==> inputs of 05-15 <==
## my_top_architecture
module my_top_architecture (
    input clock,
    input resetn,
    input tunning,  
    input mode_switch,  
    input increment_button,  
    output wire [47:0] segment_out
);
wire [31:0] main_counter;
wire [31:0] seconds_counter;
wire [31:0] minutes_counter;
wire [31:0] hours_counter;
wire enable_seconds_counter;
wire enable_minutes_counter;
wire enable_hours_counter;
wire increment_signal;  
edge_detector edge_detector_inst (
    .clock(clock),
    .resetn(resetn),
    .increment_button(increment_button),
    .tunning(tunning),
    .increment_signal(increment_signal)
);
my_counter #(
    .counter_size(31),
    .counter_limit(32'd999)  
) main_counter_inst (
    .clock(clock),
    .resetn(resetn),
    .enable(1'b1),  
    .counter(main_counter)
);
my_signal_pulse #(
    .signal_period_one(32'd999)  
) my_signal_pulse_inst (
    .clock(clock),
    .resetn(resetn),
    .counter(main_counter),
    .signal_gen(enable_seconds_counter)  
);
my_counter #(
    .counter_size(31),
    .counter_limit(32'd59)  
) seconds_counter_inst (
    .clock(clock),
    .resetn(resetn),
    .enable(enable_seconds_counter && !tunning),  
    .counter(seconds_counter)
);
assign enable_minutes_counter = (enable_seconds_counter && (seconds_counter == 32'd59) && !tunning);
my_counter #(
    .counter_size(31),
    .counter_limit(32'd59)
) minutes_counter_inst (
    .clock(clock),
    .resetn(resetn),
    .enable(enable_minutes_counter || (increment_signal && mode_switch)),  
    .counter(minutes_counter)
);
assign enable_hours_counter = (enable_minutes_counter && (minutes_counter == 32'd59) && !tunning);
my_counter #(
    .counter_size(31),
    .counter_limit(32'd23)  
) hours_counter_inst (
    .clock(clock),
    .resetn(resetn),
    .enable(enable_hours_counter || (increment_signal && !mode_switch)),  
    .counter(hours_counter)
);
my_decoder my_decoder_inst (
    .clock(clock),
    .resetn(resetn),
    .seconds_in(seconds_counter),
    .minutes_in(minutes_counter),
    .hours_in(hours_counter),
    .segment_out(segment_out)
);
endmodule
make LEC_CHECK=0 ABC_AREA=1 CAP_MARGIN=0 CELL_PAD_IN_SITES_DETAIL_PLACEMENT=1 CELL_PAD_IN_SITES_GLOBAL_PLACEMENT=3 CORE_ASPECT_RATIO=1.16 CORE_MARGIN=5 CORE_UTILIZATION=23 CTS_CLUSTER_DIAMETER=381 CTS_CLUSTER_SIZE=17 GPL_TIMING_DRIVEN=0 PLACE_DENSITY=0.6 SETUP_SLACK_MARGIN=3.41 SLEW_MARGIN=0 TNS_END_PERCENT=45 finish   # period 15.0 ns
run.sh (not shown) runs the stock make flow with config.mk's settings and CLKGATE_MAP_FILE=.
==> 04-13: changes against 05-15 <==
Settings changed: CAP_MARGIN 0 to 20, CELL_PAD_IN_SITES_DETAIL_PLACEMENT 1 to default, CELL_PAD_IN_SITES_GLOBAL_PLACEMENT 3 to default, CORE_ASPECT_RATIO 1.16 to default, CORE_MARGIN 5 to 2, CORE_UTILIZATION 23 to 72, CTS_CLUSTER_DIAMETER 381 to default, CTS_CLUSTER_SIZE 17 to default, GPL_TIMING_DRIVEN 0 to default, PLACE_DENSITY 0.6 to 0.36, SETUP_SLACK_MARGIN 3.41 to default, SLEW_MARGIN 0 to 20, TNS_END_PERCENT 45 to 15.
==> flow/constraint.sdc (replaced) <==
create_clock -name core_clock -period 8.45 [get_ports {clock}]
set_input_delay 1.6900 -clock core_clock [delete_from_list [all_inputs] [get_ports {clock}]]
set_output_delay 1.6900 -clock core_clock [all_outputs]
set_load 0.01 [all_outputs]
==> comparison table <==
quantity	04-13	05-15
Status	stopped before the end	complete, no violations
Stage where the flow stopped	global routing (5_1_grt)	-
Vertical die dimension	158 um	303 um
Post-synthesis cell type with the largest instance count	sky130_fd_sc_hd__nand2_1	sky130_fd_sc_hd__nand2_1
Placed Instance Area	0.0191 mm2	0.0188 mm2
Dpl hpwl	31800 um	42500 um
Post-synth tally of flip-flops with integrated enable	0	0
Core Footprint	0.0233 mm2	0.0735 mm2
Initial cell density of the core	0.730	0.232
Post-placement worst setup slack	-2.70 ns	3.01 ns
Post-CTS Repair Setup Buffers	36	22
Die area	0.0249 mm2	0.0796 mm2
Post-CTS sizing	175	57
Weighted congestion reported at the end of routability-driven placement	0.889	0.735
Gate Count Post-Synth	2582	2582
Number of placed instances, taps included	3096	3618
Count of standard-cell rows	56	107
X dimension of the die	158 um	263 um

========
==> job 3203 <==
==> flow/design.v <==
module edge_detector (
    input clock,
    input resetn,
    input increment_button,
    input tunning,
    output reg increment_signal
);
reg increment_button_prev;
reg reset_delay;  
always @(posedge clock or negedge resetn) begin
    if (!resetn) begin
        increment_button_prev <= 0;
        increment_signal <= 0;
        reset_delay <= 1'b1;  
    end else begin
        if (reset_delay != 1'b0) begin
            reset_delay <= reset_delay - 1'b1;
            increment_signal <= 0;  
        end else begin
            if (!increment_button_prev && increment_button && tunning) begin
                increment_signal <= 1;  
            end else begin
                increment_signal <= 0;  
            end
        end
        increment_button_prev <= increment_button;  
    end
end
endmodule
module my_counter #
(
    parameter counter_size = 31,
    parameter counter_limit = 32'd50000000
)
(
    input clock,
    input resetn,
    input enable,
    output reg [counter_size:0] counter
);
always @ (posedge clock or negedge resetn)
begin
    if (resetn == 1'b0) begin
        counter <= 'b0;
    end
    else begin
        if (enable == 1'b1) begin
            if (counter == counter_limit) begin
                counter <= 'b0;
            end
            else begin
                counter <= counter + 1'b1;
            end    
        end
        else begin
            counter <= counter;
        end
    end
end
endmodule
module my_signal_pulse #(
	parameter signal_period_one = 32'd50000000
)
(
input clock,
input resetn,
input [31:0] counter, 
output reg signal_gen
);
always @ (posedge clock or negedge resetn)
begin
  if(resetn == 1'b0) begin
    signal_gen <= 1'b0;
   end  
   else begin
	if(counter == signal_period_one) begin
		signal_gen <= 1'b1;
	end
	else begin
		signal_gen <= 1'b0;
	end
   end 
end
endmodule
module my_decoder (
    input clock,
    input resetn,
    input [31:0] seconds_in,
    input [31:0] minutes_in,
    input [31:0] hours_in,
    output reg [47:0] segment_out  
);
function [7:0] digit_to_segment;
    input [3:0] digit;
    case (digit)
        4'd0: digit_to_segment = 8'b11000000;  
        4'd1: digit_to_segment = 8'b11111001;  
        4'd2: digit_to_segment = 8'b10100100;  
        4'd3: digit_to_segment = 8'b10110000;  
        4'd4: digit_to_segment = 8'b10011001;  
        4'd5: digit_to_segment = 8'b10010010;  
        4'd6: digit_to_segment = 8'b10000010;  
        4'd7: digit_to_segment = 8'b11111000;  
        4'd8: digit_to_segment = 8'b10000000;  
        4'd9: digit_to_segment = 8'b10010000;  
        default: digit_to_segment = 8'b11000000;  
    endcase
endfunction
always @(posedge clock or negedge resetn) begin
    if (!resetn) begin
        segment_out <= {digit_to_segment(4'd0), digit_to_segment(4'd0), digit_to_segment(4'd0),
		  digit_to_segment(4'd0), digit_to_segment(4'd0), digit_to_segment(4'd0)};  
    end else begin
        if (seconds_in < 32'd60 && minutes_in < 32'd60 && hours_in < 32'd24) begin
            segment_out[7:0]   <= digit_to_segment(seconds_in % 10);  
            segment_out[15:8]  <= digit_to_segment(seconds_in / 10);  
            segment_out[23:16] <= digit_to_segment(minutes_in % 10);  
            segment_out[31:24] <= digit_to_segment(minutes_in / 10);  
            segment_out[39:32] <= digit_to_segment(hours_in % 10);    
            segment_out[47:40] <= digit_to_segment(hours_in / 10);    
        end else begin
            segment_out <= {digit_to_segment(4'd0), digit_to_segment(4'd0), digit_to_segment(4'd0), 
				digit_to_segment(4'd0), digit_to_segment(4'd0), digit_to_segment(4'd0)}; 
        end
    end
end
endmodule
module my_top_architecture (
    input clock,
    input resetn,
    input tunning,  
    input mode_switch,  
    input increment_button,  
    output wire [47:0] segment_out
);
wire [31:0] main_counter;
wire [31:0] seconds_counter;
wire [31:0] minutes_counter;
wire [31:0] hours_counter;
wire enable_seconds_counter;
wire enable_minutes_counter;
wire enable_hours_counter;
wire increment_signal;  
edge_detector edge_detector_inst (
    .clock(clock),
    .resetn(resetn),
    .increment_button(increment_button),
    .tunning(tunning),
    .increment_signal(increment_signal)
);
my_counter #(
    .counter_size(31),
    .counter_limit(32'd999)  
) main_counter_inst (
    .clock(clock),
    .resetn(resetn),
    .enable(1'b1),  
    .counter(main_counter)
);
my_signal_pulse #(
    .signal_period_one(32'd999)  
) my_signal_pulse_inst (
    .clock(clock),
    .resetn(resetn),
    .counter(main_counter),
    .signal_gen(enable_seconds_counter)  
);
my_counter #(
    .counter_size(31),
    .counter_limit(32'd59)  
) seconds_counter_inst (
    .clock(clock),
    .resetn(resetn),
    .enable(enable_seconds_counter && !tunning),  
    .counter(seconds_counter)
);
assign enable_minutes_counter = (enable_seconds_counter && (seconds_counter == 32'd59) && !tunning);
my_counter #(
    .counter_size(31),
    .counter_limit(32'd59)
) minutes_counter_inst (
    .clock(clock),
    .resetn(resetn),
    .enable(enable_minutes_counter || (increment_signal && mode_switch)),  
    .counter(minutes_counter)
);
assign enable_hours_counter = (enable_minutes_counter && (minutes_counter == 32'd59) && !tunning);
my_counter #(
    .counter_size(31),
    .counter_limit(32'd23)  
) hours_counter_inst (
    .clock(clock),
    .resetn(resetn),
    .enable(enable_hours_counter || (increment_signal && !mode_switch)),  
    .counter(hours_counter)
);
my_decoder my_decoder_inst (
    .clock(clock),
    .resetn(resetn),
    .seconds_in(seconds_counter),
    .minutes_in(minutes_counter),
    .hours_in(hours_counter),
    .segment_out(segment_out)
);
endmodule
==> flow/run.sh <==
#!/bin/bash
# the make line also repeats each setting of config.mk as NAME=value (left out here)
make -C /OpenROAD-flow-scripts/flow DESIGN_CONFIG=/design/flow/config.mk WORK_HOME=/design/flow/orfs CLKGATE_MAP_FILE= finish
==> flow/config.mk <==
export PLATFORM = sky130hd
export DESIGN_NAME = my_top_architecture
export DESIGN_NICKNAME = my_top_architecture
export VERILOG_FILES = /design/flow/design.v
export SDC_FILE = /design/flow/constraint.sdc
export NUM_CORES = 4
export LEC_CHECK = 0
export ABC_AREA = 1
export CAP_MARGIN = 20
export CORE_MARGIN = 2
export CORE_UTILIZATION = 66
export PLACE_DENSITY = 0.6
export SETUP_SLACK_MARGIN = 3.14
export SLEW_MARGIN = 40
==> flow/constraint.sdc <==
create_clock -name core_clock -period 12.0 [get_ports {clock}]
set_input_delay 2.4000 -clock core_clock [delete_from_list [all_inputs] [get_ports {clock}]]
set_output_delay 2.4000 -clock core_clock [all_outputs]
set_load 0.01 [all_outputs]
==> job 1025: changes against job 3203 <==
Settings changed: SETUP_SLACK_MARGIN 3.14 to unset, SLEW_MARGIN 40 to 20.
==> flow_metrics.py <==
# Generated from Yosys and OpenROAD reports
metrics = {
    "run_status": {
        "lastStage": "global routing",
        "status": "stopped before the end",
    },
    "clock_network": {
        "cts_setup_buffers": 136,
        "post_cts_resized": 308,
    },
    "placement": {
        "dp_hpwl_mm": 30.3,
        "place.gp.congestion": 0.876,
        "dpl_cell_area_um2": 18300,
    },
    "die": {
        "pin_count": 53,
    },
    "logic_synthesis": {
        "ys_seq_frac": 0.256,
    },
}
The numbers above come from job 3203.

==> flow_metrics.py <==
# Metrics from the implementation run
metrics = {
    "run_status": {
        "status": "timing/DRC/antenna clean",
    },
    "clock_network": {
        "post_cts_resized": 0,
        "cts_setup_buffers": 0,
    },
    "logic_synthesis": {
        "ys_seq_frac": 0.256,
    },
    "die": {
        "pin_count": 53,
    },
    "placement": {
        "dp_hpwl_mm": 28.9,
        "dpl_cell_area_um2": 17700,
        "place.gp.congestion": 0.901,
    },
}
The numbers above come from job 1025.


========
==> v9: inputs <==
RTL: the design.v shown in full above, as it stands there.
Settings: LEC_CHECK=0, CAP_MARGIN=20, CORE_MARGIN=2, CORE_UTILIZATION=40, PLACE_DENSITY=0.6, SLEW_MARGIN=20; clock period 15.0 ns.
==> v23: changes against v9 <==
--- a/flow/config.mk
+++ b/flow/config.mk
@@ -8,5 +8,8 @@
 export CAP_MARGIN = 20
-export CORE_MARGIN = 2
-export CORE_UTILIZATION = 40
-export PLACE_DENSITY = 0.6
+export CORE_MARGIN = 7
+export CORE_UTILIZATION = 66
+export CTS_CLUSTER_DIAMETER = 400
+export CTS_CLUSTER_SIZE = 99
+export PLACE_DENSITY = 0.42
 export SLEW_MARGIN = 20
+export TNS_END_PERCENT = 5
==> v2: changes against v9 <==
--- a/flow/config.mk
+++ b/flow/config.mk
@@ -9,3 +9,4 @@
 export CORE_MARGIN = 2
-export CORE_UTILIZATION = 40
+export CORE_UTILIZATION = 64
+export CTS_CLUSTER_SIZE = 97
 export PLACE_DENSITY = 0.6
==> flow/constraint.sdc (replaced) <==
create_clock -name core_clock -period 21.0 [get_ports {clock}]
set_input_delay 4.2000 -clock core_clock [delete_from_list [all_inputs] [get_ports {clock}]]
set_output_delay 4.2000 -clock core_clock [all_outputs]
set_load 0.01 [all_outputs]
==> results <==
                                                                  v23            v9            v2
M1 GR Usage                                                     0.412         0.298         0.448
Worst path arrival time                                      14.29 ns      14.33 ns      14.39 ns
Row count                                                          68            88            70
Total routing resource utilization after global routing         0.295         0.212         0.323
Pre-placement core utilization                                  0.675         0.405         0.645
Final clock period utilization by the worst path                0.932         0.934         0.671
Core outline area                                        34,700 sq um  57,800 sq um  36,300 sq um
Worst Setup Slack post-DPL                                    1.30 ns      0.990 ns       7.22 ns
Global Route met3 Usage                                        0.0303        0.0222        0.0330
Outcome                                      timing/DRC/antenna clean  timing/DRC/antenna clean  timing/DRC/antenna clean
Number of antenna diodes                                            0             1             0
Drt via density                                                  7.24          6.52          7.18
Largest fanout on the critical path                                23            27            21
Data required time of the worst path                         15.31 ns      15.32 ns      21.31 ns
Footprint of the flip-flops and latches                    4370 sq um    4370 sq um    4360 sq um
Clock-cell share                                               0.0263        0.0233        0.0253
Layout clock buffers                                               17            19            18
Buf+Inv Stages, Crit Path                                           2             1             3
